## north
==> flow/design.v <==
module fifo#(parameter DEPTH = 16,
             parameter WIDTH = 16)(
  	input logic clk,
  	input logic rst,
  	input logic push_i,
    input logic [WIDTH-1:0] push_data_i,
  	input logic pop_i,
    output logic [WIDTH-1:0] pop_data_i,
    output logic fifo_full,
    output logic fifo_empty);
  localparam addr_bits = $clog2(DEPTH);
  localparam PUSH_ONLY = 2'b10;
  localparam POP_ONLY = 2'b01;
  localparam PUSH_AND_POP = 2'b11;
  logic [DEPTH-1:0][WIDTH-1:0] mem_queue;
  logic [addr_bits:0] rd_ptr, wr_ptr, nxt_rd_ptr, nxt_wr_ptr;
  logic [addr_bits:0] max_index_ptr, min_index_ptr;
  assign max_index_ptr = {1'b1,{addr_bits{1'b0}}};
  assign min_index_ptr = {addr_bits+1{1'b0}};
  assign fifo_full = (rd_ptr[addr_bits] != wr_ptr[addr_bits] ) && (rd_ptr[addr_bits-1:0] == wr_ptr[addr_bits-1:0] );
  assign fifo_empty = (rd_ptr == wr_ptr);
  assign nxt_rd_ptr = rd_ptr + {{addr_bits{1'b0}},1'b1};
  assign nxt_wr_ptr = wr_ptr + {{addr_bits{1'b0}},1'b1};
  always@(posedge clk) begin
    if (rst) begin
      rd_ptr <= {addr_bits+1{1'b0}};
      wr_ptr <= {addr_bits+1{1'b0}};
    end
    else begin
      case({push_i,pop_i})
        PUSH_ONLY: begin
          mem_queue[wr_ptr[addr_bits-1:0]] <= push_data_i;          
		  wr_ptr <= nxt_wr_ptr;
        end
        POP_ONLY: begin 
          pop_data_i <= mem_queue[rd_ptr[addr_bits-1:0]];
          rd_ptr <= nxt_rd_ptr;
        end
        PUSH_AND_POP: begin
          mem_queue[wr_ptr[addr_bits-1:0]] <= push_data_i;
          pop_data_i <= mem_queue[rd_ptr[addr_bits-1:0]];
          wr_ptr <= nxt_wr_ptr;
          rd_ptr <= nxt_rd_ptr;
        end
      endcase
    end
  end
endmodule
Settings: LEC_CHECK=0, CAP_MARGIN=20, CORE_MARGIN=2, CORE_UTILIZATION=72, CTS_CLUSTER_SIZE=37, SLEW_MARGIN=20; clock period 4.01 ns.
run.sh (not shown) runs the stock make flow with config.mk's settings and CLKGATE_MAP_FILE=.
north: done, clean on timing, DRC and antenna
Input-level comparison between south and north:
Settings: SLEW_MARGIN now 25, was 20; CORE_UTILIZATION now 40, was 72; HOLD_SLACK_MARGIN now 0.2, previously not set; CELL_PAD_IN_SITES_GLOBAL_PLACEMENT now 3, previously not set; CTS_CLUSTER_SIZE no longer set, was 37; MIN_ROUTING_LAYER now met2, previously not set; the clock period (ns, I/O delays scaled along) now 5.0, was 4.01.
[summary]
Looking at final hold slack, south sits 0.012 ns lower than north does. south vs north on fraction of power spent switching nets: south is the higher one. Looking at total die area across both flows, south is the weaker of the two, with north ahead. Relative to north, south improves worst-case setup margin in the final layout. After synthesis and placement, the instance count of south is above that of north. Wire length for south is higher than for north. Relative to north, the core utilization of south is lower by 34 points.
The inputs of east differ from those of south as listed below.
Settings: a change of CORE_UTILIZATION from 40 to 72; a change of SLEW_MARGIN from 25 to 40; a deleted MIN_ROUTING_LAYER that had been met2; an added PLACE_DENSITY_LB_ADDON of 0.12; an added SETUP_SLACK_MARGIN of 0.55; a deleted CELL_PAD_IN_SITES_GLOBAL_PLACEMENT that had been 3; a deleted HOLD_SLACK_MARGIN that had been 0.2; an added CTS_CLUSTER_SIZE of 30; a change of the clock period (ns, I/O delays scaled along) from 5.0 to 1.94.
==> results <==
Layout checks on east: not met. Flow itself completed; violations: negative setup slack.
From east to south, post-synthesis chip area from yosys did not move at all.
In east, the starting density of the core came out 32 points above the value in south.
Diff south -> east | reported leakage power | increase of about 24%
Setup slack: east less than south
south → east: power share of the combinational group grew by 6.1 points, total power grew by about 170%, routed wire length grew by 14,000 um.
east vs south, multi-input combinational cell count went up by about 0.7%.
Going from south to east, final cell count shrank by a few percent.
south -> east: synthesized cell area delta 0, exact match
Looking at final routed wire length divided by cell count, east sits about 46% above south.
Setup changes, east to west
Settings: setting PLACE_DENSITY to 0.39 for the first time; setting GPL_ROUTABILITY_DRIVEN to 0 for the first time; setting GPL_TIMING_DRIVEN to 1 for the first time; removing SETUP_SLACK_MARGIN (formerly 0.55); setting CELL_PAD_IN_SITES_GLOBAL_PLACEMENT to 0 for the first time; setting HOLD_SLACK_MARGIN to 0.29 for the first time; removing PLACE_DENSITY_LB_ADDON (formerly 0.12); setting MIN_ROUTING_LAYER to met1 for the first time; changing CTS_CLUSTER_SIZE from 30 to 35; changing the clock period (ns, I/O delays scaled along) from 1.94 to 1.93.
Findings:
- [compare] base=east new=west: final worst setup slack lost 0.013 ns, total power after layout now larger, wire length of the first global-routing pass shrank by 2.4%, power share of the clock group now larger, power consumed by sequential cells went up by about 0.7%.
- STATUS run=west STAGES=ALL_DONE FINAL_CHECKS=FAILED CAUSE=negative setup slack

========
red:
Starts from the design.v that is shown in full above.
clock: 1.94 ns
lec_check: 0
cap_margin: 20
core_margin: 2
core_utilization: 72
cts_cluster_size: 30
slew_margin: 20
Every stage of red finished as expected; the final checks, on the other hand, flagged negative setup slack, which means the layout fails.
Input changes introduced in blue (baseline for comparison: red):
# red
export LEC_CHECK = 0
export CAP_MARGIN = 20
export CORE_MARGIN = 2
export CORE_UTILIZATION = 72
export CTS_CLUSTER_SIZE = 30
export SLEW_MARGIN = 20
create_clock -name core_clock -period 1.94 [get_ports {clk}]
# blue
export LEC_CHECK = 0
export CAP_MARGIN = 20
export CELL_PAD_IN_SITES_GLOBAL_PLACEMENT = 0
export CORE_MARGIN = 2
export CORE_UTILIZATION = 72
export CTS_CLUSTER_DIAMETER = 231
export GPL_ROUTABILITY_DRIVEN = 0
export GPL_TIMING_DRIVEN = 1
export HOLD_SLACK_MARGIN = 0.16
export MIN_ROUTING_LAYER = met1
export PLACE_DENSITY = 0.38
export SLEW_MARGIN = 20
create_clock -name core_clock -period 2.92 [get_ports {clk}]
==> comparison <==
Power share of the combinational group is higher on red
Compared blue vs red, and area overhead of the layout relative to synthesis is down in blue.
blue reports a lower met1 routing resource usage after global routing than red does.
[blue] time the final worst path needs with I/O delays and setup rose 510 ps relative to red
blue completed; timing, DRC and antenna clean
Final-layout worst hold slack, red and blue: higher on red
In the reports for red and blue, the smaller sequential power belongs to blue.
Relative to blue, the following input files were edited for green:
# blue
export LEC_CHECK = 0
export CAP_MARGIN = 20
export CELL_PAD_IN_SITES_GLOBAL_PLACEMENT = 0
export CORE_MARGIN = 2
export CORE_UTILIZATION = 72
export CTS_CLUSTER_DIAMETER = 231
export GPL_ROUTABILITY_DRIVEN = 0
export GPL_TIMING_DRIVEN = 1
export HOLD_SLACK_MARGIN = 0.16
export MIN_ROUTING_LAYER = met1
export PLACE_DENSITY = 0.38
export SLEW_MARGIN = 20
create_clock -name core_clock -period 2.92 [get_ports {clk}]
# green
export LEC_CHECK = 0
export CAP_MARGIN = 20
export CELL_PAD_IN_SITES_GLOBAL_PLACEMENT = 0
export CORE_MARGIN = 2
export CORE_UTILIZATION = 72
export CTS_CLUSTER_SIZE = 33
export GPL_ROUTABILITY_DRIVEN = 0
export GPL_TIMING_DRIVEN = 1
export HOLD_SLACK_MARGIN = 0.16
export MIN_ROUTING_LAYER = met1
export PLACE_DENSITY = 0.39
export SETUP_SLACK_MARGIN = 0.57
export SLEW_MARGIN = 20
create_clock -name core_clock -period 1.98 [get_ports {clk}]
[summary]
- green had finished all stages when the layout checks came back failing, citing negative setup slack.
- green: clock skew is 4.9 ps lower than what blue reported.
- green vs blue: overall track demand over capacity in global routing up in green
- Row via count: green higher / blue lower
- Total non-filler cell area in the finished layout is higher on green
- Looking at worst hold margin across both flows, green is the stronger of the two, with blue trailing.
- Compared with blue, green degrades register-to-register slack.
- green: shortest period the worst path allows is 400 ps lower than what blue reported.
- On green: share of the clock period used by the worst path is 25 points higher than what blue gave.
- blue has a higher normalized max-slew margin than green.
- Cmp green vs blue: tally of filler cells in the layout lower in green
- Register clock-pin slew on the reported worst setup and hold paths delta (green -> blue): insignificant
What orange does differently from green at the input level:
# green
export LEC_CHECK = 0
export CAP_MARGIN = 20
export CELL_PAD_IN_SITES_GLOBAL_PLACEMENT = 0
export CORE_MARGIN = 2
export CORE_UTILIZATION = 72
export CTS_CLUSTER_SIZE = 33
export GPL_ROUTABILITY_DRIVEN = 0
export GPL_TIMING_DRIVEN = 1
export HOLD_SLACK_MARGIN = 0.16
export MIN_ROUTING_LAYER = met1
export PLACE_DENSITY = 0.39
export SETUP_SLACK_MARGIN = 0.57
export SLEW_MARGIN = 20
create_clock -name core_clock -period 1.98 [get_ports {clk}]
# orange
export LEC_CHECK = 0
export CAP_MARGIN = 20
export CELL_PAD_IN_SITES_GLOBAL_PLACEMENT = 0
export CORE_MARGIN = 2
export CORE_UTILIZATION = 72
export GPL_ROUTABILITY_DRIVEN = 0
export GPL_TIMING_DRIVEN = 1
export HOLD_SLACK_MARGIN = 0.29
export MIN_ROUTING_LAYER = met1
export PLACE_DENSITY = 0.39
export SLEW_MARGIN = 20
create_clock -name core_clock -period 2.13 [get_ports {clk}]
## What came out
| initial antenna violation count | lower: green |
Maximum achievable frequency, green and orange: higher on orange
Of the two values seen for launching element of the worst setup path, wr_ptr[0] was produced by green and wr_ptr[1] by orange.
Layout checks on green: not met. Flow itself completed; violations: negative setup slack.
orange ran in full, but the layout does not pass; the checks complain about negative setup slack.
The met2 track demand over resource in global routing reported for orange is smaller than that of green by 10 points.
The following lists how purple was set up differently from orange:
# orange
export LEC_CHECK = 0
export CAP_MARGIN = 20
export CELL_PAD_IN_SITES_GLOBAL_PLACEMENT = 0
export CORE_MARGIN = 2
export CORE_UTILIZATION = 72
export GPL_ROUTABILITY_DRIVEN = 0
export GPL_TIMING_DRIVEN = 1
export HOLD_SLACK_MARGIN = 0.29
export MIN_ROUTING_LAYER = met1
export PLACE_DENSITY = 0.39
export SLEW_MARGIN = 20
create_clock -name core_clock -period 2.13 [get_ports {clk}]
# purple
export LEC_CHECK = 0
export CAP_MARGIN = 20
export CELL_PAD_IN_SITES_GLOBAL_PLACEMENT = 1
export CORE_MARGIN = 2
export CORE_UTILIZATION = 56
export GPL_ROUTABILITY_DRIVEN = 0
export GPL_TIMING_DRIVEN = 1
export HOLD_SLACK_MARGIN = 0.16
export MIN_ROUTING_LAYER = met1
export PLACE_DENSITY = 0.39
export SLEW_MARGIN = 20
create_clock -name core_clock -period 2.46 [get_ports {clk}]
==> comparison <==
- purple completed end to end with timing, DRC and antenna clean.
- Utilization: higher on orange
- Against orange, layout buffer count excluding clock buffers in purple fell by more than a quarter.
- On maximum number of pins on one net before global-route repair: between purple and orange, it ends up higher for purple.
- In terms of count of final max-slew check failures, orange and purple differ only marginally.
- Between orange and purple, the cell count went up.
- For the number of buffers inserted to repair setup after CTS, purple came in 5 lower than orange did.
- The net count of the finished layout in purple sits about 3.5% below the value recorded for orange.
- Compared with orange, in purple routed via count divided by cell count decreased by 0.84 relative to the old numbers, internal power component shrank by 9.1%.
No activity file was given, so power comes from the tool's default toggle rates.
